## run 1
## top
module top(
    clk,
    rst_n,
    ifm0,
    ifm1,
    ifm2,
    ifm0_en,
    ifm1_en,
    ifm2_en,
    w0,
    w1,
    w2,
    w0_en,
    w1_en,
    w2_en,
    obf0_rd_en,
    obf1_rd_en,
    obf2_rd_en,
    obf0_empty,
    obf1_empty,
    obf2_empty,
    obf0_full,
    obf1_full,
    obf2_full,
    obf0_err,
    obf1_err,
    obf2_err,
    obf0_out,
    obf1_out,
    obf2_out
);
make LEC_CHECK=0 ABC_AREA=1 CAP_MARGIN=20 CELL_PAD_IN_SITES_DETAIL_PLACEMENT=0 CORE_MARGIN=2 CORE_UTILIZATION=57 CTS_CLUSTER_SIZE=69 HOLD_SLACK_MARGIN=0.07 SETUP_SLACK_MARGIN=0.26 SLEW_MARGIN=20 TNS_END_PERCENT=20 finish   # period 2.88 ns
run.sh (not shown) runs the stock make flow with config.mk's settings and CLKGATE_MAP_FILE=.
Every stage of run 1 finished as expected; the final checks, on the other hand, flagged negative setup slack, which means the layout fails.
Changes in run 2 relative to run 1:
# run 1
export LEC_CHECK = 0
export ABC_AREA = 1
export CAP_MARGIN = 20
export CELL_PAD_IN_SITES_DETAIL_PLACEMENT = 0
export CORE_MARGIN = 2
export CORE_UTILIZATION = 57
export CTS_CLUSTER_SIZE = 69
export HOLD_SLACK_MARGIN = 0.07
export SETUP_SLACK_MARGIN = 0.26
export SLEW_MARGIN = 20
export TNS_END_PERCENT = 20
create_clock -name core_clock -period 2.88 [get_ports {clk}]
# run 2
export LEC_CHECK = 0
export CAP_MARGIN = 20
export CORE_MARGIN = 2
export CORE_UTILIZATION = 30
export PLACE_DENSITY = 0.6
export SLEW_MARGIN = 20
create_clock -name core_clock -period 5.75 [get_ports {clk}]
==> comparison <==
Run 2: PASS, flow complete, no timing, DRC or antenna violations
Run 2 vs. run 1: share of the yosys chip area belonging to registers +2.8 points; sequential share of layout area has increased.
| tightest slew margin relative to the limit | higher: run 1 |
Summary of run 2 over run 1: static power due to leakage now smaller; cell count went down by 13%.
Modified inputs, run 3 compared to run 2
# run 2
export LEC_CHECK = 0
export CAP_MARGIN = 20
export CORE_MARGIN = 2
export CORE_UTILIZATION = 30
export PLACE_DENSITY = 0.6
export SLEW_MARGIN = 20
create_clock -name core_clock -period 5.75 [get_ports {clk}]
# run 3
export LEC_CHECK = 0
export ABC_AREA = 0
export CAP_MARGIN = 20
export CELL_PAD_IN_SITES_DETAIL_PLACEMENT = 0
export CORE_MARGIN = 2
export CORE_UTILIZATION = 60
export CTS_CLUSTER_SIZE = 69
export HOLD_SLACK_MARGIN = 0.07
export SETUP_SLACK_MARGIN = 0.26
export SLEW_MARGIN = 20
export TNS_END_PERCENT = 20
create_clock -name core_clock -period 3.57 [get_ports {clk}]
==> results <==
- Complete run, failing final checks: run 3, reason negative setup slack.
- | number of tap cells added at floorplan | run 3 vs run 2 | 1414 lower |
- Side by side, relative contribution of combinational cells to total power turned out higher in run 3 than in run 2.
- Run 3 against run 2: maximum frequency grew by about 11%, clock skew dropped 0.050 ns, shortest clock period the worst path allows after layout saw a decrease, total power rose about 90%.
- Tally of non-filler cells in the final layout, run 2 and run 3: lower on run 3
- Summary: with run 2 as the reference, number of core rows in run 3 moved down by more than a quarter.
For run 4, these inputs were changed with respect to run 3:
# run 3
export LEC_CHECK = 0
export ABC_AREA = 0
export CAP_MARGIN = 20
export CELL_PAD_IN_SITES_DETAIL_PLACEMENT = 0
export CORE_MARGIN = 2
export CORE_UTILIZATION = 60
export CTS_CLUSTER_SIZE = 69
export HOLD_SLACK_MARGIN = 0.07
export SETUP_SLACK_MARGIN = 0.26
export SLEW_MARGIN = 20
export TNS_END_PERCENT = 20
create_clock -name core_clock -period 3.57 [get_ports {clk}]
# run 4
export LEC_CHECK = 0
export ABC_AREA = 0
export CAP_MARGIN = 20
export CELL_PAD_IN_SITES_DETAIL_PLACEMENT = 0
export CORE_MARGIN = 2
export CORE_UTILIZATION = 72
export CTS_CLUSTER_DIAMETER = 29
export CTS_CLUSTER_SIZE = 69
export HOLD_SLACK_MARGIN = 0.07
export PLACE_DENSITY = 0.79
export SETUP_SLACK_MARGIN = 0.88
export SLEW_MARGIN = 20
export TNS_END_PERCENT = 20
create_clock -name core_clock -period 3.41 [get_ports {clk}]
--- outcome ---
- For run 4, the flow was terminated by a tool error in global routing (5_1_grt) and produced no final design.
- Vertical die dimension, run 4 and run 3, higher one = run 3.
- Taking run 3 over run 4, the post-cts gate resize count ratio works out to 0.47.
- The higher H-tree depth came out of run 4.
- Standard cell core area: higher on run 3
- Taking run 3 as the reference point, the die size of run 4 falls by about 16%.
- Lower buffer count from post-CTS setup fixing goes to run 3 over run 4.

========
top again, from the RTL that the note above started with.
make LEC_CHECK=0 ABC_AREA=1 CAP_MARGIN=10 CORE_ASPECT_RATIO=1.24 CORE_MARGIN=2 CORE_UTILIZATION=47 CTS_CLUSTER_DIAMETER=56 GPL_ROUTABILITY_DRIVEN=1 GPL_TIMING_DRIVEN=0 MAX_ROUTING_LAYER=met4 MIN_ROUTING_LAYER=met2 PLACE_DENSITY=0.6 SETUP_SLACK_MARGIN=1.46 SLEW_MARGIN=10 TNS_END_PERCENT=80 finish   # period 5.0 ns
Change:
Settings changed: ABC_AREA 1 to default, CAP_MARGIN 10 to 20, CORE_ASPECT_RATIO 1.24 to default, CORE_UTILIZATION 47 to 72, CTS_CLUSTER_DIAMETER 56 to default, GPL_ROUTABILITY_DRIVEN 1 to default, GPL_TIMING_DRIVEN 0 to default, MAX_ROUTING_LAYER met4 to default, MIN_ROUTING_LAYER met2 to default, PLACE_DENSITY 0.6 to default, PLACE_DENSITY_LB_ADDON from default to 0.01, SETUP_SLACK_MARGIN 1.46 to default, SLEW_MARGIN 10 to 20, TNS_END_PERCENT 80 to 85.
Clock period 5.0 ns to 4.01 ns, I/O delays scaled along.
After rerunning: With this change the flow ran to the end with violations: negative setup slack; global-route usage goes down by 1.6 points; final cell count decreases by 25%; worst hold slack improves by 0.35 ns; setup slack loses 1.6 ns; clock skew drops by 0.012 ns; area after synthesis drops by 6.4%; via count fell by about 30%.
Change:
Settings changed: ABC_AREA from default to 1, CORE_UTILIZATION 72 to 47, MAX_ROUTING_LAYER from default to met4, PLACE_DENSITY from default to 0.6, PLACE_DENSITY_LB_ADDON 0.01 to default, TNS_END_PERCENT 85 to 80.
Clock period 4.01 ns to 5.0 ns, I/O delays scaled along.
Outcome: The new run went through all stages and came out clean; cell area is lower by 3.2%; via count is lower by 3.3%; hold slack degrades by 0.38 ns; cell count is higher by 27%; area after synthesis is higher by about 7%; clock power is lower by about 20%; worst setup slack improves by 1.2 ns; power is lower by 29%; register-to-register slack improves by 1.2 ns.
Change:
Settings changed: ABC_AREA 1 to default, CORE_UTILIZATION 47 to 70, CTS_CLUSTER_SIZE from default to 42, MAX_ROUTING_LAYER met4 to default, PLACE_DENSITY 0.6 to default, SETUP_SLACK_MARGIN from default to -0.25, TNS_END_PERCENT 80 to default.
Clock period 5.0 ns to 3.72 ns, I/O delays scaled along.
Result: With this change the flow finished with negative setup slack left. Via count came out lower by 0.43%. Hold slack gets better by 0.38 ns. Sequential power came out higher by 29%. Die size came out lower by about 37%. Core utilization came out higher by 34 points. Design area came out higher by about 4%. Setup slack gets worse by 1.3 ns.

========
Starting RTL as in the previous note.
Settings: LEC_CHECK=0, ABC_AREA=0, CAP_MARGIN=20, CELL_PAD_IN_SITES_GLOBAL_PLACEMENT=3, CORE_MARGIN=2, CORE_UTILIZATION=17, CTS_CLUSTER_DIAMETER=252, MIN_ROUTING_LAYER=met1, PLACE_DENSITY=0.65, SETUP_SLACK_MARGIN=-0.5, SLEW_MARGIN=20; clock period 8.24 ns.
The first run finished clean.
Then changed:
- ABC_AREA: 0 -> not set
- CELL_PAD_IN_SITES_GLOBAL_PLACEMENT: 3 -> not set
- CORE_UTILIZATION: 17 -> 40
- CTS_CLUSTER_DIAMETER: 252 -> not set
- MIN_ROUTING_LAYER: met1 -> not set
- PLACE_DENSITY: 0.65 -> 0.6
- SETUP_SLACK_MARGIN: -0.5 -> 0.88
- clock period: 8.24 -> 4.79 ns (I/O delays scaled with it)
Result: Clock-buffer cell count is higher by 1. Combinational power came out higher by well over a third. Setup slack is worse by 2800 ps.
Then changed:
- ABC_AREA: not set -> 1
- CORE_UTILIZATION: 40 -> 72
- CTS_CLUSTER_SIZE: not set -> 58
- PLACE_DENSITY: 0.6 -> not set
- PLACE_DENSITY_LB_ADDON: not set -> 0.01
- SETUP_SLACK_MARGIN: 0.88 -> -0.24
- TNS_END_PERCENT: not set -> 85
- clock period: 4.79 -> 2.69 ns (I/O delays scaled with it)
After rerunning: With this change the flow completed, yet does not pass: negative setup slack. Synthesized cell count climbs by 34%. Sequential share of layout area drops by 3.4 points. Sequential cell count stays the same. Routed wire length climbs by 30%.
Then changed:
- ABC_AREA: 1 -> 0
- CELL_PAD_IN_SITES_DETAIL_PLACEMENT: not set -> 0
- CTS_CLUSTER_SIZE: 58 -> 69
- HOLD_SLACK_MARGIN: not set -> 0.07
- PLACE_DENSITY: not set -> 0.79
- PLACE_DENSITY_LB_ADDON: 0.01 -> not set
- SETUP_SLACK_MARGIN: -0.24 -> -0.19
- TNS_END_PERCENT: 85 -> 100
- clock period: 2.69 -> 3.6 ns (I/O delays scaled with it)
After rerunning: The new run reached the layout checks and failed them: negative setup slack. Die area went down by 6.3%. Count of clock-buffer cells in the layout went down by 20. Setup slack gains 890 ps. Register-to-register slack gains 890 ps. Clock skew is about the same. Wire length went down by 12%. Total power went down by 38%. Clock power went down by 25%. Combinational power went down by 44%. Final cell count went down by 20%.
Then changed:
- ABC_AREA: 0 -> not set
- CELL_PAD_IN_SITES_DETAIL_PLACEMENT: 0 -> not set
- CORE_UTILIZATION: 72 -> 69
- CTS_CLUSTER_SIZE: 69 -> not set
- HOLD_SLACK_MARGIN: 0.07 -> -0.1
- PLACE_DENSITY: 0.79 -> 0.6
- SETUP_SLACK_MARGIN: -0.19 -> not set
- TNS_END_PERCENT: 100 -> not set
- clock period: 3.6 -> 4.1 ns (I/O delays scaled with it)
Now the flow finished with negative hold slack, negative setup slack left.
Fmax goes up by 8.5%.
Critical path depth went down by 3.
Non-clock buffer count drops by 217.
Worst hold slack got worse by 440 ps.
Final cell count drops by 2.3%.
Die area went up by 4.3%.

========
## run A
top again, from the RTL that the note above started with.
Settings: LEC_CHECK=0, ABC_AREA=0, CAP_MARGIN=10, CORE_MARGIN=2, CORE_UTILIZATION=47, CTS_CLUSTER_DIAMETER=56, GPL_ROUTABILITY_DRIVEN=1, GPL_TIMING_DRIVEN=0, MAX_ROUTING_LAYER=met4, MIN_ROUTING_LAYER=met1, PLACE_DENSITY=0.6, SETUP_SLACK_MARGIN=1.46, SLEW_MARGIN=20, TNS_END_PERCENT=80; clock period 5.0 ns.
Here is what was changed in the inputs of run B compared with run A.
==> flow/config.mk <==
export PLATFORM = sky130hd
export DESIGN_NAME = top
export DESIGN_NICKNAME = top
export VERILOG_FILES = /design/flow/design.v
export SDC_FILE = /design/flow/constraint.sdc
export NUM_CORES = 4
export LEC_CHECK = 0
export CAP_MARGIN = 20
export CELL_PAD_IN_SITES_GLOBAL_PLACEMENT = 3
export CORE_MARGIN = 2
export CORE_UTILIZATION = 63
export CTS_CLUSTER_SIZE = 38
export GPL_ROUTABILITY_DRIVEN = 0
export HOLD_SLACK_MARGIN = 0.23
export MIN_ROUTING_LAYER = met2
export PLACE_DENSITY = 0.72
export SLEW_MARGIN = 30
export TNS_END_PERCENT = 90
### Flow results
Run B is listed as incomplete: the tool reported an error in 3_1_place_gp_skip_io and the run ended there.
Re net count after synthesis: no difference whatsoever between run A and run B.
Re number of placement rows: run B is about 13% down on run A.
Looking at starting utilization of the core area, run B sits above run A.
Number of distinct library cells after synthesis came out exactly the same in run A and run B.
Taking run B as 1.0, run A lands at 1.16 on horizontal die dimension.
For share of synthesized area occupied by flip-flops and latches, run B and run A come out practically identical.
Compared with run A, in run B instance count of the mapped netlist comparable, area of the die now smaller, floorplan die height has decreased.
Edits applied to the flow inputs when going from run B to run C:
==> flow/config.mk <==
export PLATFORM = sky130hd
export DESIGN_NAME = top
export DESIGN_NICKNAME = top
export VERILOG_FILES = /design/flow/design.v
export SDC_FILE = /design/flow/constraint.sdc
export NUM_CORES = 4
export LEC_CHECK = 0
export ABC_AREA = 1
export CAP_MARGIN = 20
export CORE_MARGIN = 2
export CORE_UTILIZATION = 47
export CTS_CLUSTER_DIAMETER = 56
export GPL_ROUTABILITY_DRIVEN = 0
export GPL_TIMING_DRIVEN = 0
export MAX_ROUTING_LAYER = met4
export PLACE_DENSITY = 0.6
export SLEW_MARGIN = 20
export TNS_END_PERCENT = 80
Notes after the runs:
- Across run B and run C, a clean result was obtained everywhere but in run B.
- Post-synthesis mux area share (higher): run B
- Run C against run B: XOR/XNOR share of the synthesized area saw a decrease; number of cell instances after yosys synthesis saw an increase; yosys stat chip area saw an increase.
- Cmp run C and run B / average instance area after synthesis / lower: run C
Power figures rest on the tool's default switching activity, not on a simulated workload.
